==> flow/design.v <==
module DECODER_UNIT
(input wire [1:0]            alu_fun,
output reg arith_enable,logic_enable,comp_enable,shift_enable);
  always@(*)
  begin
    arith_enable = 1'b0;
    logic_enable = 1'b0;
    comp_enable = 1'b0;
    shift_enable = 1'b0;
    case(alu_fun)
      4'b00:arith_enable = 1'b1;
      4'b01:logic_enable = 1'b1;
      4'b10:comp_enable = 1'b1;
      4'b11:shift_enable = 1'b1;
      default: begin
            arith_enable = 1'b0;
            logic_enable = 1'b0;
            comp_enable =1'b 0;
            shift_enable = 1'b0;
        end
      endcase
  end
endmodule
module ARITHMATIC_UNIT#(parameter alu_width =16)
(
  input wire [alu_width-1:0]  A,B,
  input wire                  clk,rst,
  input wire arith_enable,
  input wire [1:0]            alu_fun,
  output reg                  arith_flag,carry_out,
  output reg [alu_width-1:0]  arith_out);
reg [alu_width:0] arith_out_reg;
wire carry_out_reg;
reg arith_flag_reg;  
always@(posedge clk or negedge rst)
begin
  if(!rst)
    begin
    arith_out <= 16'b0;
    carry_out <= 16'b0;
    arith_flag <= 16'b0;
    end
  else
   begin
    arith_out <= arith_out_reg[alu_width-1:0];
    carry_out <= carry_out_reg;
    arith_flag <= arith_flag_reg;
   end 
end
always@(*)
  begin
    arith_out_reg   = 1'b0  ;
    arith_flag_reg  = 1'b0 ;
      if(arith_enable)
        begin
    case(alu_fun)  
    4'b00:begin
    arith_out_reg   = A+B  ;
    arith_flag_reg  = 1'b1 ;
            end
    4'b01:begin
    arith_out_reg   = A-B  ;
    arith_flag_reg  = 1'b1 ;
           end
    4'b10:begin
    arith_out_reg   = A*B  ;
    arith_flag_reg  = 1'b1 ;
            end
    4'b11:begin
    arith_out_reg   = (B == 0) ? {1'b0, {alu_width{1'b1}}} : A/B  ;
    arith_flag_reg  = 1'b1 ;
           end
          endcase
          end    
end
assign carry_out_reg = arith_out_reg[alu_width] ;
endmodule
module LOGIC_UNIT#(parameter alu_width =16)
(
  input wire [alu_width-1:0]  A,B,
  input wire                  clk,rst,
  input wire logic_enable,
  input wire [1:0]            alu_fun,
  output reg                  logic_flag,
  output reg [alu_width-1:0]  logic_out);
reg [alu_width-1:0] logic_out_reg;
reg logic_flag_reg;
always @ (posedge clk or negedge rst)
 begin 
   if (!rst)
     begin
      logic_out  <= 'b0 ;
      logic_flag <= 'b0 ;	
	 end
   else
     begin   
      logic_out  <= logic_out_reg ;
      logic_flag <= logic_flag_reg ;
	 end
 end	
always@(*)
begin
    logic_out_reg  = 1'b0  ;
    logic_flag_reg = 1'b0 ;
    if(logic_enable)
        begin
    case(alu_fun)  
    4'b00:begin
    logic_out_reg   = A&B  ;
    logic_flag_reg  = 1'b1 ;
            end
    4'b01:begin
    logic_out_reg   = A|B  ;
    logic_flag_reg  = 1'b1 ;
           end
    4'b10:begin
    logic_out_reg   = ~(A&B) ;
    logic_flag_reg  = 1'b1 ;
            end
    4'b11:begin
    logic_out_reg   = ~(A|B) ;
    logic_flag_reg  = 1'b1 ;
           end
          endcase
          end            
end 
endmodule
module comparsion_unit#(parameter alu_width =16)
(
  input wire [alu_width-1:0]  A,B,
  input wire                  clk,rst,
  input wire comp_enable,
  input wire [1:0]            alu_fun,
  output reg                  comp_flag,
  output reg [alu_width-1:0]  comp_out);
reg comp_out_reg ;
reg  comp_flag_reg ;
always @ (posedge clk or negedge rst)
 begin 
   if (!rst)
     begin
      comp_out  <= 'b0 ;
      comp_flag <= 'b0 ;	
	 end
   else
     begin   
      comp_out  <= comp_out_reg ;
      comp_flag <= comp_flag_reg ;
	 end
 end
always@(*)
    begin
      comp_out_reg = 1'b0;
      comp_flag_reg = 1'b0;
      if(comp_enable)
        begin
  case(alu_fun)
      4'b00:begin
      comp_out_reg = 1'b0;
      comp_flag_reg = 1'b1;
      end 
      4'b01:begin
        comp_flag_reg  = 1'b1;
        if(A==B)
           begin
    comp_out_reg = 1'b1;
          end
       else
          begin
    comp_out_reg   = 1'b0;
          end
        end
    4'b10:begin
      comp_flag_reg  = 1'b1 ;
      if(A > B)
        begin
    comp_out_reg   = 1'b1;
        end
    else
        begin
    comp_out_reg   = 1'b0;
        end
        end
    4'b11:begin
      comp_flag_reg  = 1'b1;
      if(A < B)
          begin
    comp_out_reg   = 16'b1;
          end
    else
          begin
    comp_out_reg   = 1'b0;
          end
      end
   endcase
          end
   end
  endmodule
module shift_unit#(parameter alu_width =16)
(
  input wire [alu_width-1:0]  A,B,
  input wire                  clk,rst,
  input wire                shift_enable,
  input wire [1:0]            alu_fun,
  output reg                  shift_flag,
  output reg [alu_width-1:0]  shift_out);
reg [alu_width-1:0]  shift_out_reg ;
reg shift_flag_reg ;
always @ (posedge clk or negedge rst)
 begin 
   if (!rst)
     begin
      shift_out  <= 'b0 ;
      shift_flag <= 'b0 ;	
	 end
   else
     begin   
      shift_out  <= shift_out_reg ;
      shift_flag <= shift_flag_reg ;
	 end
 end
   always@(*)
begin
        shift_out_reg = 1'b0;
        shift_flag_reg = 1'b0;
      if(shift_enable)
        begin
      case(alu_fun)  
        4'b00:begin
        shift_flag_reg = 1'b1;
        shift_out_reg = A >> 1;
        end
        4'b01:begin
        shift_out_reg = A << 1;
        shift_flag_reg = 1'b1;
        end
        4'b10:begin
        shift_flag_reg = 1'b1;
        shift_out_reg = B >> 1;
         end
        4'b11:begin
        shift_flag_reg = 1'b1;
        shift_out_reg = B << 1;
        end
      endcase
end
end 
endmodule
module TOP_VIEW#(parameter alu_width =16)
(
  input wire [alu_width-1:0]    A,B,
  input wire                    clk,rst,
  input wire [3:0]              alu_fun,
  output wire                   arith_flag,carry_out,logic_flag,comp_flag,shift_flag,
  output wire [alu_width-1:0]   arith_out,logic_out,comp_out,shift_out
  );
wire                  comp_enable ;
wire                  shift_enable ;
wire                  logic_enable ;
wire                  arith_enable ;
  DECODER_UNIT U_decoder(
  .alu_fun(alu_fun[3:2]),
  .arith_enable(arith_enable),
  .logic_enable(logic_enable),
  .shift_enable(shift_enable),
  .comp_enable(comp_enable)
  );
  ARITHMATIC_UNIT U_arithmatic(
  .A(A),
  .arith_enable(arith_enable),
  .B(B),
  .clk(clk),
  .rst(rst),
  .alu_fun(alu_fun[1:0]),
  .arith_out(arith_out),
  .arith_flag(arith_flag),
  .carry_out(carry_out)
  );
   LOGIC_UNIT U_logic(
  .A(A),
  .logic_enable(logic_enable),
  .B(B),
  .clk(clk),
  .rst(rst),
  .alu_fun(alu_fun[1:0]),
  .logic_out(logic_out),
  .logic_flag(logic_flag)
   );
   comparsion_unit U_comp (
  .A(A),
  .comp_enable(comp_enable),
  .B(B),
  .clk(clk),
  .rst(rst),
  .alu_fun(alu_fun[1:0]),
  .comp_out(comp_out),
  .comp_flag(comp_flag)
  );
  shift_unit U_shift(
  .A(A),
  .shift_enable(shift_enable),
  .B(B),
  .clk(clk),
  .rst(rst),
  .alu_fun(alu_fun[1:0]),
  .shift_out(shift_out),
  .shift_flag(shift_flag)
  );
endmodule
==> flow/config.mk <==
export PLATFORM = sky130hd
export DESIGN_NAME = TOP_VIEW
export DESIGN_NICKNAME = TOP_VIEW
export VERILOG_FILES = /design/flow/design.v
export SDC_FILE = /design/flow/constraint.sdc
export NUM_CORES = 4
export LEC_CHECK = 0
export ABC_AREA = 1
export CAP_MARGIN = 20
export CORE_MARGIN = 2
export CORE_UTILIZATION = 60
export CTS_CLUSTER_DIAMETER = 294
export CTS_CLUSTER_SIZE = 96
export PLACE_DENSITY = 0.36
export SLEW_MARGIN = 20
export TNS_END_PERCENT = 10
==> flow/constraint.sdc <==
create_clock -name core_clock -period 19.5 [get_ports {clk}]
set_input_delay 3.9000 -clock core_clock [delete_from_list [all_inputs] [get_ports {clk}]]
set_output_delay 3.9000 -clock core_clock [all_outputs]
set_load 0.01 [all_outputs]
run.sh (not shown) runs the stock make flow with config.mk's settings and CLKGATE_MAP_FILE=.
The first run finished with setup timing left.
Next try:
- ABC_AREA: 1 -> unset
- CORE_UTILIZATION: 60 -> 70
- CTS_CLUSTER_DIAMETER: 294 -> unset
- CTS_CLUSTER_SIZE: 96 -> unset
- PLACE_DENSITY: 0.36 -> unset
- SETUP_SLACK_MARGIN: unset -> -0.3
- TNS_END_PERCENT: 10 -> unset
- clock period: 19.5 -> 31.5 ns (I/O delays scaled with it)
With this change the flow ended with an error in global routing (GRT-0116).
Area after synthesis came out higher by 0.33%.
Die size shrinks by 14%.
Synthesized cell count went down by 15%.
Next try:
- CORE_UTILIZATION: 70 -> 40
- SETUP_SLACK_MARGIN: -0.3 -> unset
- clock period: 31.5 -> 35.1 ns (I/O delays scaled with it)
=> With this change the flow finished with timing, DRC and antenna clean; synthesized area does not change; die area rose by 73%; synthesized cell count stays the same.

* * *

## job 4979
Starts from the design.v that is shown in full above.
export LEC_CHECK = 0
export ABC_AREA = 0
export CAP_MARGIN = 20
export CELL_PAD_IN_SITES_DETAIL_PLACEMENT = 0
export CELL_PAD_IN_SITES_GLOBAL_PLACEMENT = 0
export CORE_MARGIN = 2
export CORE_UTILIZATION = 71
export CTS_CLUSTER_DIAMETER = 259
export CTS_CLUSTER_SIZE = 21
export HOLD_SLACK_MARGIN = -0.09
export MIN_ROUTING_LAYER = met1
export PLACE_DENSITY = 0.64
export SETUP_SLACK_MARGIN = 4.3
export SLEW_MARGIN = 20
create_clock -name core_clock -period 39.0 [get_ports {clk}]
Every stage of job 4979 finished as expected; the final checks, on the other hand, flagged max-capacitance violations, max-slew violations, which means the layout fails.
Edits applied to the flow inputs when going from job 4979 to job 6216:
# job 4979
export LEC_CHECK = 0
export ABC_AREA = 0
export CAP_MARGIN = 20
export CELL_PAD_IN_SITES_DETAIL_PLACEMENT = 0
export CELL_PAD_IN_SITES_GLOBAL_PLACEMENT = 0
export CORE_MARGIN = 2
export CORE_UTILIZATION = 71
export CTS_CLUSTER_DIAMETER = 259
export CTS_CLUSTER_SIZE = 21
export HOLD_SLACK_MARGIN = -0.09
export MIN_ROUTING_LAYER = met1
export PLACE_DENSITY = 0.64
export SETUP_SLACK_MARGIN = 4.3
export SLEW_MARGIN = 20
create_clock -name core_clock -period 39.0 [get_ports {clk}]
# job 6216
export LEC_CHECK = 0
export CAP_MARGIN = 20
export CORE_MARGIN = 2
export CORE_UTILIZATION = 64
export SLEW_MARGIN = 20
create_clock -name core_clock -period 18.0 [get_ports {clk}]
### Flow results
- global routing: job 6216 exited with error
- Synthesized cell count: job 6216 vs job 4979 — no meaningful difference
- Cmp job 4979 and job 6216 / total setup buffers inserted after CTS / lower: job 4979
- Row horizontal die dimension: job 6216 higher / job 4979 lower
- Summary of the comparison: die size is higher in job 6216, relative to job 4979.
- [job 6216] last weighted congestion value of the routability-driven placer rose about 2.8% relative to job 4979
- From job 4979 to job 6216 the numbers moved as follows: pre-CTS setup slack fell 11.78 ns; post-cts resize count rose by 130.
Modified inputs, job 4270 compared to job 6216
# job 6216
export LEC_CHECK = 0
export CAP_MARGIN = 20
export CORE_MARGIN = 2
export CORE_UTILIZATION = 64
export SLEW_MARGIN = 20
create_clock -name core_clock -period 18.0 [get_ports {clk}]
# job 4270
export LEC_CHECK = 0
export CAP_MARGIN = 20
export CORE_MARGIN = 2
export CORE_UTILIZATION = 65
export SETUP_SLACK_MARGIN = -1.87
export SLEW_MARGIN = 20
create_clock -name core_clock -period 25.3 [get_ports {clk}]
Results
Not one of job 4270 and job 6216 finished clean. The flow ended early for job 6216: it failed with a tool error in global routing. Seen in the log of job 4270: GRT-0116 during global routing, after which the run never completed. As far as area after synthesis goes, job 6216 and job 4270 are indistinguishable; the numbers are identical. Comparing job 4270 against job 6216, there is no change at all in mux contribution to synthesized area. Post-cts repair resize count (job 4270 vs. job 6216) decreases by more than 10%. Compared with job 6216, job 4270 shows total die size lower by 400 µm².
Relative to job 4270, the following input files were edited for job 9813:
# job 4270
export LEC_CHECK = 0
export CAP_MARGIN = 20
export CORE_MARGIN = 2
export CORE_UTILIZATION = 65
export SETUP_SLACK_MARGIN = -1.87
export SLEW_MARGIN = 20
create_clock -name core_clock -period 25.3 [get_ports {clk}]
# job 9813
export LEC_CHECK = 0
export CAP_MARGIN = 20
export CORE_MARGIN = 2
export CORE_UTILIZATION = 40
export SLEW_MARGIN = 20
create_clock -name core_clock -period 15.4 [get_ports {clk}]
==> results <==
STATUS run=job 9813 STAGES=ALL_DONE FINAL_CHECKS=FAILED CAUSE=negative setup slack
The number of placement rows in job 9813 is 1.3 times that in job 4270.
Job 9813 against job 4270: horizontal die size rose 43 µm; cell count after placement rose 9.0%; portion of the post-synthesis area used by sequential elements about even.
Synthesized area divided by synthesized cell count: job 4270 vs job 9813 identical
As of job 9813, die outline area had risen by more than half compared to job 4270.
